==> inputs of trial 17 <==
==> flow/design.v (excerpt) <==
module fbindct_8bit #(
  parameter IN_WIDTH = 8,                                  
  parameter INT_BITS = 6,                                  
  parameter FRAC_BITS = 6,                                 
  parameter INTER_WIDTH = IN_WIDTH + INT_BITS + FRAC_BITS, 
  parameter OUT_WIDTH = 20                                 
)(
  input                                        clk,
  input                                        rst,
  input signed [8*IN_WIDTH-1:0]                x_in,         
  input                                        ready_in,     
  input                                        load,         
  output                                       valid_out,    
  output signed [8*OUT_WIDTH-1:0]              y_out         
);
clock: 10.0 ns
lec_check: 0
cap_margin: 20
cell_pad_in_sites_detail_placement: 2
cell_pad_in_sites_global_placement: 3
core_margin: 2
core_utilization: 67
gpl_timing_driven: 0
max_routing_layer: met4
slew_margin: 10
tns_end_percent: 65
run.sh (not shown) runs the stock make flow with config.mk's settings and CLKGATE_MAP_FILE=.
==> inputs of trial 98, as changes to trial 17 <==
- CELL_PAD_IN_SITES_DETAIL_PLACEMENT: 2 -> not set
- CELL_PAD_IN_SITES_GLOBAL_PLACEMENT: 3 -> not set
- CORE_UTILIZATION: 67 -> 40
- GPL_TIMING_DRIVEN: 0 -> not set
- MAX_ROUTING_LAYER: met4 -> not set
- SETUP_SLACK_MARGIN: not set -> 0.67
- SLEW_MARGIN: 10 -> 20
- TNS_END_PERCENT: 65 -> not set
==> flow/constraint.sdc (replaced) <==
create_clock -name core_clock -period 6.09 [get_ports {clk}]
set_input_delay 1.2180 -clock core_clock [delete_from_list [all_inputs] [get_ports {clk}]]
set_output_delay 1.2180 -clock core_clock [all_outputs]
set_load 0.01 [all_outputs]
==> inputs of build 93, as changes to trial 17 <==
- CELL_PAD_IN_SITES_DETAIL_PLACEMENT: 2 -> not set
- CELL_PAD_IN_SITES_GLOBAL_PLACEMENT: 3 -> not set
- CORE_UTILIZATION: 67 -> 40
- GPL_TIMING_DRIVEN: 0 -> not set
- MAX_ROUTING_LAYER: met4 -> not set
- SLEW_MARGIN: 10 -> 20
- TNS_END_PERCENT: 65 -> not set
==> flow/constraint.sdc (replaced) <==
create_clock -name core_clock -period 4.78 [get_ports {clk}]
set_input_delay 0.9560 -clock core_clock [delete_from_list [all_inputs] [get_ports {clk}]]
set_output_delay 0.9560 -clock core_clock [all_outputs]
set_load 0.01 [all_outputs]
==> impl_metrics.tcl <==
# collected from the flow reports
set metrics [dict create \
    die_y_um 211 \
    synth_cell_type_count 74 \
    die-area_um2 44400 \
    stop_error "[ERROR GPL-0301] Utilization 144.519 % exceeds 100%." \
    yosys_area_um2 28600 \
    core_util_floorplan_pct 68.1 \
    status "did not finish" \
    async_flop_share_pct 0 \
    die_w_um 211 \
    core_area_um2 42000 \
    placement_rows 75 \
    ff_type "dfxtp_1" \
    topCellsByArea "dfxtp_1 (30%), ha_1 (13%), nor2_1 (6.6%), fa_1 (6.2%), xnor2_1 (5.1%)" \
    edf_count 0 \
    lastStage "3_1_place_gp_skip_io" \
]
The numbers above come from trial 17.

==> impl_metrics.tcl <==
# metrics dict for downstream scripts
set metrics [dict create \
    status "complete, no violations" \
    die_y_um 271 \
    worstHoldStart "c_reg_3[19]" \
    async_flop_share_pct 0 \
    clock-root-buffer "clkbuf_16" \
    yosys_area_um2 28600 \
    drc 0 \
    core_util_floorplan_pct 40.2 \
    edf_count 0 \
    synth_cell_type_count 74 \
    die_w_um 271 \
    placement_rows 98 \
    die-area_um2 73700 \
    ff_type "dfxtp_1" \
]
The numbers above come from trial 98.

==> impl_metrics.tcl <==
# metrics dict for downstream scripts
set metrics [dict create \
    die_y_um 271 \
    async_flop_share_pct 0 \
    edf_count 0 \
    setup_ws_ns -0.372 \
    finalHoldViolCount 0 \
    ff_type "dfxtp_1" \
    die-area_um2 73700 \
    failed_checks "negative setup slack" \
    finalSetupViolations 6 \
    max_slew.worst_pin.slew_ns 1.03 \
    core_util_floorplan_pct 40.2 \
    yosys_area_um2 28600 \
    placement_rows 98 \
    topCellsByArea "dfxtp_1 (30%), ha_1 (13%), nor2_1 (6.6%), fa_1 (6.2%), xnor2_1 (5.1%)" \
    status "complete, but fails checks" \
]
The numbers above come from build 93.


========
==> branch raven <==
Starting RTL as in the previous note.
Settings: LEC_CHECK=0, ABC_AREA=1, CAP_MARGIN=30, CELL_PAD_IN_SITES_DETAIL_PLACEMENT=0, CORE_MARGIN=2, CORE_UTILIZATION=68, CTS_CLUSTER_SIZE=78, HOLD_SLACK_MARGIN=0.02, MAX_ROUTING_LAYER=met5, PLACE_DENSITY=0.62, SETUP_SLACK_MARGIN=1.22, SLEW_MARGIN=20; clock period 4.71 ns.
==> inputs of branch delta, as changes to branch raven <==
==> flow/config.mk (replaced) <==
export PLATFORM = sky130hd
export DESIGN_NAME = fbindct_8bit
export DESIGN_NICKNAME = fbindct_8bit
export VERILOG_FILES = /design/flow/design.v
export SDC_FILE = /design/flow/constraint.sdc
export NUM_CORES = 4
export LEC_CHECK = 0
export CAP_MARGIN = 20
export CORE_MARGIN = 2
export CORE_UTILIZATION = 40
export SLEW_MARGIN = 20
==> flow/constraint.sdc (replaced) <==
create_clock -name core_clock -period 6.09 [get_ports {clk}]
set_input_delay 1.2180 -clock core_clock [delete_from_list [all_inputs] [get_ports {clk}]]
set_output_delay 1.2180 -clock core_clock [all_outputs]
set_load 0.01 [all_outputs]
==> impl_metrics.csv <==
group,metric,value,unit
min_path,min_path_cells,2,
finish,nets,4899,
finish,nonClkBufAreaFrac,8.49,%
timing,setup_viol,2,
outcome,status,"complete, but fails checks",
critical_path,max_stage_delay,0.63,ns
outcome,so.violations,"setup timing",
timing,setup_ws,-0.0701,ns
critical_path,crit_end,"b_reg_1[17]$_SDFFE_PP0P_",
(the above is from branch raven)
==> impl_metrics.csv <==
group,metric,value,unit
min_path,min_path_cells,1,
clocking,clk_latency,0.60,ns
pwr,seqPwrFrac,25.7,%
finish,nets,4033,
timing,setup_ws,0.404,ns
critical_path,crit_end,"d_reg_6[19]$_SDFFE_PP0P_",
die,ios,229,
finish,nonClkBufAreaFrac,6.69,%
outcome,status,"timing/DRC/antenna clean",
timing,setup_viol,0,
(the above is from branch delta)

========
==> inputs of violet <==
==> flow/design.v <==
`timescale 1ns / 1ps
module fbindct_8bit #(
  parameter IN_WIDTH = 8,                                  
  parameter INT_BITS = 6,                                  
  parameter FRAC_BITS = 6,                                 
  parameter INTER_WIDTH = IN_WIDTH + INT_BITS + FRAC_BITS, 
  parameter OUT_WIDTH = 20                                 
)(
  input                                        clk,
  input                                        rst,
  input signed [8*IN_WIDTH-1:0]                x_in,         
  input                                        ready_in,     
  input                                        load,         
  output                                       valid_out,    
  output signed [8*OUT_WIDTH-1:0]              y_out         
);
parameter [1:0] IDLE = 2'b00;
parameter [1:0] WAIT = 2'b01;
parameter [1:0] SEND = 2'b10;
reg [1:0] state;
parameter [1:0] STAGE1 = 2'b00;
parameter [1:0] STAGE2 = 2'b01;
parameter [1:0] STAGE3 = 2'b10;
parameter [1:0] STAGE4 = 2'b11;
reg [1:0] stage;
reg signed [IN_WIDTH-1:0] x_reg_0, x_reg_1, x_reg_2, x_reg_3, x_reg_4, x_reg_5, x_reg_6, x_reg_7;
reg done;
assign valid_out = done;
always @(posedge clk) begin : state_machine
  if (rst) begin
    state <= IDLE;
    stage <= STAGE1;
    done <= 1'b0;
    x_reg_0 <= 0;
    x_reg_1 <= 0;
    x_reg_2 <= 0;
    x_reg_3 <= 0;
    x_reg_4 <= 0;
    x_reg_5 <= 0;
    x_reg_6 <= 0;
    x_reg_7 <= 0;
  end else begin
    case (state)
      IDLE: begin
        if(load) begin
          x_reg_0 <= x_in[1*IN_WIDTH-1:0*IN_WIDTH];
          x_reg_1 <= x_in[2*IN_WIDTH-1:1*IN_WIDTH];
          x_reg_2 <= x_in[3*IN_WIDTH-1:2*IN_WIDTH];
          x_reg_3 <= x_in[4*IN_WIDTH-1:3*IN_WIDTH];
          x_reg_4 <= x_in[5*IN_WIDTH-1:4*IN_WIDTH];
          x_reg_5 <= x_in[6*IN_WIDTH-1:5*IN_WIDTH];
          x_reg_6 <= x_in[7*IN_WIDTH-1:6*IN_WIDTH];
          x_reg_7 <= x_in[8*IN_WIDTH-1:7*IN_WIDTH];
          state <= WAIT;
        end
      end
      WAIT: begin
        case (stage)
          STAGE1: begin 
            stage <= STAGE2;
            done <= 1'b0;
          end
          STAGE2: stage <= STAGE3;
          STAGE3: stage <= STAGE4;
          STAGE4: begin 
            state <= SEND;
            stage <= STAGE1;
            done <= 1'b1;
          end
          default : begin 
            stage <= STAGE1;
          end
        endcase
      end
      SEND: begin
        if(ready_in) begin
          state <= IDLE;
          done <= 1'b0;
        end
      end
      default: state <= IDLE;
    endcase
  end
end
reg signed [INTER_WIDTH-1:0] a_reg_0, a_reg_1, a_reg_2, a_reg_3, a_reg_4, a_reg_5, a_reg_6, a_reg_7;
wire signed [INTER_WIDTH-1:0] a_wire_0, a_wire_1, a_wire_2, a_wire_3, a_wire_4, a_wire_5, a_wire_6, a_wire_7;
assign a_wire_0 = (x_reg_0 + x_reg_7) << FRAC_BITS;
assign a_wire_1 = (x_reg_1 + x_reg_6) << FRAC_BITS;
assign a_wire_2 = (x_reg_2 + x_reg_5) << FRAC_BITS;
assign a_wire_3 = (x_reg_3 + x_reg_4) << FRAC_BITS;
assign a_wire_4 = (x_reg_3 - x_reg_4) << FRAC_BITS;
assign a_wire_5 = (x_reg_2 - x_reg_5) << FRAC_BITS;
assign a_wire_6 = (x_reg_1 - x_reg_6) << FRAC_BITS;
assign a_wire_7 = (x_reg_0 - x_reg_7) << FRAC_BITS;
always @(posedge clk) begin : stage1
  if(rst) begin
    a_reg_0 <= 0;
    a_reg_1 <= 0;
    a_reg_2 <= 0;
    a_reg_3 <= 0;
    a_reg_4 <= 0;
    a_reg_5 <= 0;
    a_reg_6 <= 0;
    a_reg_7 <= 0;
  end else if(stage == STAGE1) begin
    a_reg_0 <= a_wire_0;
    a_reg_1 <= a_wire_1;
    a_reg_2 <= a_wire_2;
    a_reg_3 <= a_wire_3;
    a_reg_4 <= a_wire_4;
    a_reg_5 <= a_wire_5;
    a_reg_6 <= a_wire_6;
    a_reg_7 <= a_wire_7;
  end
end
reg signed [INTER_WIDTH-1:0] b_reg_0, b_reg_1;
wire signed [INTER_WIDTH-1:0] b_wire_0, b_wire_1;
assign b_wire_0 = (a_reg_5>>>2) + (a_reg_5>>>3) + a_reg_6;             
assign b_wire_1 = (b_wire_0>>>1) + (b_wire_0>>>3) - a_reg_5;           
always @(posedge clk) begin : stage2
  if(rst) begin
    b_reg_0 <= 0;
    b_reg_1 <= 0;
  end else if(stage == STAGE2) begin
    b_reg_0 <= b_wire_0;
    b_reg_1 <= b_wire_1;
  end
end
reg signed [INTER_WIDTH-1:0] c_reg_0, c_reg_1, c_reg_2, c_reg_3, c_reg_4, c_reg_5, c_reg_6, c_reg_7;
wire signed [INTER_WIDTH-1:0] c_wire_0, c_wire_1, c_wire_2, c_wire_3, c_wire_4, c_wire_5, c_wire_6, c_wire_7;
assign c_wire_0 = a_reg_0 + a_reg_3;
assign c_wire_1 = a_reg_2 + a_reg_1;
assign c_wire_2 = a_reg_1 - a_reg_2;
assign c_wire_3 = a_reg_0 - a_reg_3;
assign c_wire_4 = a_reg_4 + b_reg_1;
assign c_wire_5 = a_reg_4 - b_reg_1;
assign c_wire_6 = a_reg_7 - b_reg_0;
assign c_wire_7 = b_reg_0 + a_reg_7;
always @(posedge clk) begin : stage3 
  if(rst) begin
    c_reg_0 <= 0;
    c_reg_1 <= 0;
    c_reg_2 <= 0;
    c_reg_3 <= 0;
    c_reg_4 <= 0;
    c_reg_5 <= 0;
    c_reg_6 <= 0;
    c_reg_7 <= 0;
  end else if(stage == STAGE3) begin
    c_reg_0 <= c_wire_0;
    c_reg_1 <= c_wire_1;
    c_reg_2 <= c_wire_2;
    c_reg_3 <= c_wire_3;
    c_reg_4 <= c_wire_4;
    c_reg_5 <= c_wire_5;
    c_reg_6 <= c_wire_6;
    c_reg_7 <= c_wire_7;
  end
end
reg signed [INTER_WIDTH-1:0] d_reg_0, d_reg_1, d_reg_2, d_reg_3, d_reg_4, d_reg_5, d_reg_6;
wire signed [INTER_WIDTH-1:0] d_wire_0, d_wire_1, d_wire_2, d_wire_3, d_wire_4, d_wire_5, d_wire_6;
assign d_wire_0 = c_reg_0 + c_reg_1;                                          
assign d_wire_1 = (d_wire_0>>>1) - c_reg_1;                                   
assign d_wire_2 = c_reg_2 - ((c_reg_3>>>2) + (c_reg_3>>>3));                 
assign d_wire_3 = c_reg_3 + (d_wire_2>>>2) + (d_wire_2>>>3);                 
assign d_wire_4 = c_reg_4 - (c_reg_7>>>3);                                    
assign d_wire_5 = c_reg_5 + (c_reg_6>>>1) + (c_reg_6>>>2) + (c_reg_6>>>3);  
assign d_wire_6 = c_reg_6 - (d_wire_5>>>1);                                   
always @(posedge clk) begin : stage4 
  if(rst) begin
    d_reg_0 <= 0;
    d_reg_1 <= 0;
    d_reg_2 <= 0;
    d_reg_3 <= 0;
    d_reg_4 <= 0;
    d_reg_5 <= 0;
    d_reg_6 <= 0;
  end else if(stage == STAGE4) begin
    d_reg_0 <= d_wire_0;
    d_reg_1 <= d_wire_1;
    d_reg_2 <= d_wire_2;
    d_reg_3 <= d_wire_3;
    d_reg_4 <= d_wire_4;
    d_reg_5 <= d_wire_5;
    d_reg_6 <= d_wire_6;
  end
end
reg [INTER_WIDTH-1:0] c_reg7_delay;
always @(posedge clk) begin : delay_c_reg
  if (rst) begin
    c_reg7_delay <= 1'b0;
  end else begin
    c_reg7_delay <= c_reg_7;
  end
end
assign y_out[1*OUT_WIDTH-1:0*OUT_WIDTH] = d_reg_0;
assign y_out[2*OUT_WIDTH-1:1*OUT_WIDTH] = c_reg7_delay;
assign y_out[3*OUT_WIDTH-1:2*OUT_WIDTH] = d_reg_3;
assign y_out[4*OUT_WIDTH-1:3*OUT_WIDTH] = d_reg_6;
assign y_out[5*OUT_WIDTH-1:4*OUT_WIDTH] = d_reg_1;
assign y_out[6*OUT_WIDTH-1:5*OUT_WIDTH] = d_reg_5;
assign y_out[7*OUT_WIDTH-1:6*OUT_WIDTH] = d_reg_2;
assign y_out[8*OUT_WIDTH-1:7*OUT_WIDTH] = d_reg_4;
endmodule
==> flow/run.sh <==
#!/bin/bash
# the make line also repeats each setting of config.mk as NAME=value (left out here)
make -C /OpenROAD-flow-scripts/flow DESIGN_CONFIG=/design/flow/config.mk WORK_HOME=/design/flow/orfs CLKGATE_MAP_FILE= finish
==> flow/config.mk <==
export PLATFORM = sky130hd
export DESIGN_NAME = fbindct_8bit
export DESIGN_NICKNAME = fbindct_8bit
export VERILOG_FILES = /design/flow/design.v
export SDC_FILE = /design/flow/constraint.sdc
export NUM_CORES = 4
export LEC_CHECK = 0
export CAP_MARGIN = 15
export CORE_MARGIN = 2
export CORE_UTILIZATION = 61
export CTS_CLUSTER_SIZE = 65
export MAX_ROUTING_LAYER = met4
export SETUP_SLACK_MARGIN = 0.61
export SLEW_MARGIN = 20
==> flow/constraint.sdc <==
create_clock -name core_clock -period 4.83 [get_ports {clk}]
set_input_delay 0.9660 -clock core_clock [delete_from_list [all_inputs] [get_ports {clk}]]
set_output_delay 0.9660 -clock core_clock [all_outputs]
set_load 0.01 [all_outputs]
==> yarrow: changes against violet <==
==> flow/config.mk (replaced) <==
export PLATFORM = sky130hd
export DESIGN_NAME = fbindct_8bit
export DESIGN_NICKNAME = fbindct_8bit
export VERILOG_FILES = /design/flow/design.v
export SDC_FILE = /design/flow/constraint.sdc
export NUM_CORES = 4
export LEC_CHECK = 0
export ABC_AREA = 0
export CAP_MARGIN = 0
export CELL_PAD_IN_SITES_DETAIL_PLACEMENT = 0
export CORE_MARGIN = 4
export CORE_UTILIZATION = 72
export CTS_CLUSTER_SIZE = 21
export HOLD_SLACK_MARGIN = 0.3
export MAX_ROUTING_LAYER = met5
export SETUP_SLACK_MARGIN = -0.33
export SLEW_MARGIN = 20
==> flow/constraint.sdc (replaced) <==
create_clock -name core_clock -period 6.46 [get_ports {clk}]
set_input_delay 1.2920 -clock core_clock [delete_from_list [all_inputs] [get_ports {clk}]]
set_output_delay 1.2920 -clock core_clock [all_outputs]
set_load 0.01 [all_outputs]
==> cedar: changes against violet <==
==> flow/config.mk (replaced) <==
export PLATFORM = sky130hd
export DESIGN_NAME = fbindct_8bit
export DESIGN_NICKNAME = fbindct_8bit
export VERILOG_FILES = /design/flow/design.v
export SDC_FILE = /design/flow/constraint.sdc
export NUM_CORES = 4
export LEC_CHECK = 0
export CAP_MARGIN = 20
export CORE_MARGIN = 2
export CORE_UTILIZATION = 65
export MAX_ROUTING_LAYER = met4
export SETUP_SLACK_MARGIN = 0.61
export SLEW_MARGIN = 20
==> quartz: changes against violet <==
==> flow/config.mk (replaced) <==
export PLATFORM = sky130hd
export DESIGN_NAME = fbindct_8bit
export DESIGN_NICKNAME = fbindct_8bit
export VERILOG_FILES = /design/flow/design.v
export SDC_FILE = /design/flow/constraint.sdc
export NUM_CORES = 4
export LEC_CHECK = 0
export ABC_AREA = 1
export CAP_MARGIN = 20
export CORE_ASPECT_RATIO = 0.7
export CORE_MARGIN = 2
export CORE_UTILIZATION = 40
export MIN_ROUTING_LAYER = met2
export SLEW_MARGIN = 10
==> flow/constraint.sdc (replaced) <==
create_clock -name core_clock -period 7.51 [get_ports {clk}]
set_input_delay 1.5020 -clock core_clock [delete_from_list [all_inputs] [get_ports {clk}]]
set_output_delay 1.5020 -clock core_clock [all_outputs]
set_load 0.01 [all_outputs]
==> reports/README.md <==
| Result | Reported | Unit |
| --- | --- | --- |
| Kind of cell adding the most delay to the critical path | adder cells | - |
| Minimum setup slack in the final design | -0.335 | ns |
| Global route hottest layer | met2 | - |
| Detailed-routed wire length on met2 | 37300 | um |
| Number of clock-tree buffers in the layout | 64 | - |
| Layout check faults | negative setup slack | - |
| Status | failed layout checks | - |
| LEAKAGE | 0.0149 | uW |
| Final setup violation count | 6 | - |
The numbers above come from violet.

==> reports/README.md <==
| Result | Reported | Unit |
| --- | --- | --- |
| Status | timing/DRC/antenna clean | - |
| Global route hottest layer | met2 | - |
| Max cap viols | 0 | - |
| Final setup violation count | 0 | - |
| Kind of cell adding the most delay to the critical path | AND-OR/OR-AND gates | - |
| Final critical delay including setup and external delays | 6.06 | ns |
| LEAKAGE | 0.0137 | uW |
| Number of clock-tree buffers in the layout | 65 | - |
| Detailed-routed wire length on met2 | 38000 | um |
| Minimum setup slack in the final design | 0.404 | ns |
| Met1 track demand over resource in global routing | 0.468 | - |
The numbers above come from yarrow.

==> reports/README.md <==
| Result | Reported | Unit |
| --- | --- | --- |
| LEAKAGE | 0.0147 | uW |
| Global route hottest layer | met2 | - |
| Kind of cell adding the most delay to the critical path | adder cells | - |
| Minimum setup slack in the final design | -0.452 | ns |
| Layout check faults | negative setup slack | - |
| Detailed-routed wire length on met2 | 37500 | um |
| Iteration-0 DRC Markers | 1976 | - |
| Final setup violation count | 13 | - |
| Status | failed layout checks | - |
| Number of clock-tree buffers in the layout | 63 | - |
The numbers above come from cedar.

==> reports/README.md <==
| Result | Reported | Unit |
| --- | --- | --- |
| Number of clock-tree buffers in the layout | 67 | - |
| Minimum setup slack in the final design | 2.19 | ns |
| Final setup violation count | 0 | - |
| Status | timing/DRC/antenna clean | - |
| LEAKAGE | 0.0177 | uW |
| Met1 track demand over resource in global routing | 0 | - |
| Detailed-routed wire length on met2 | 43600 | um |
| Global route hottest layer | met3 | - |
| Number of input and output port buffers inserted | 208 | - |
The numbers above come from quartz.

Power is estimated from default activity; no workload was simulated.
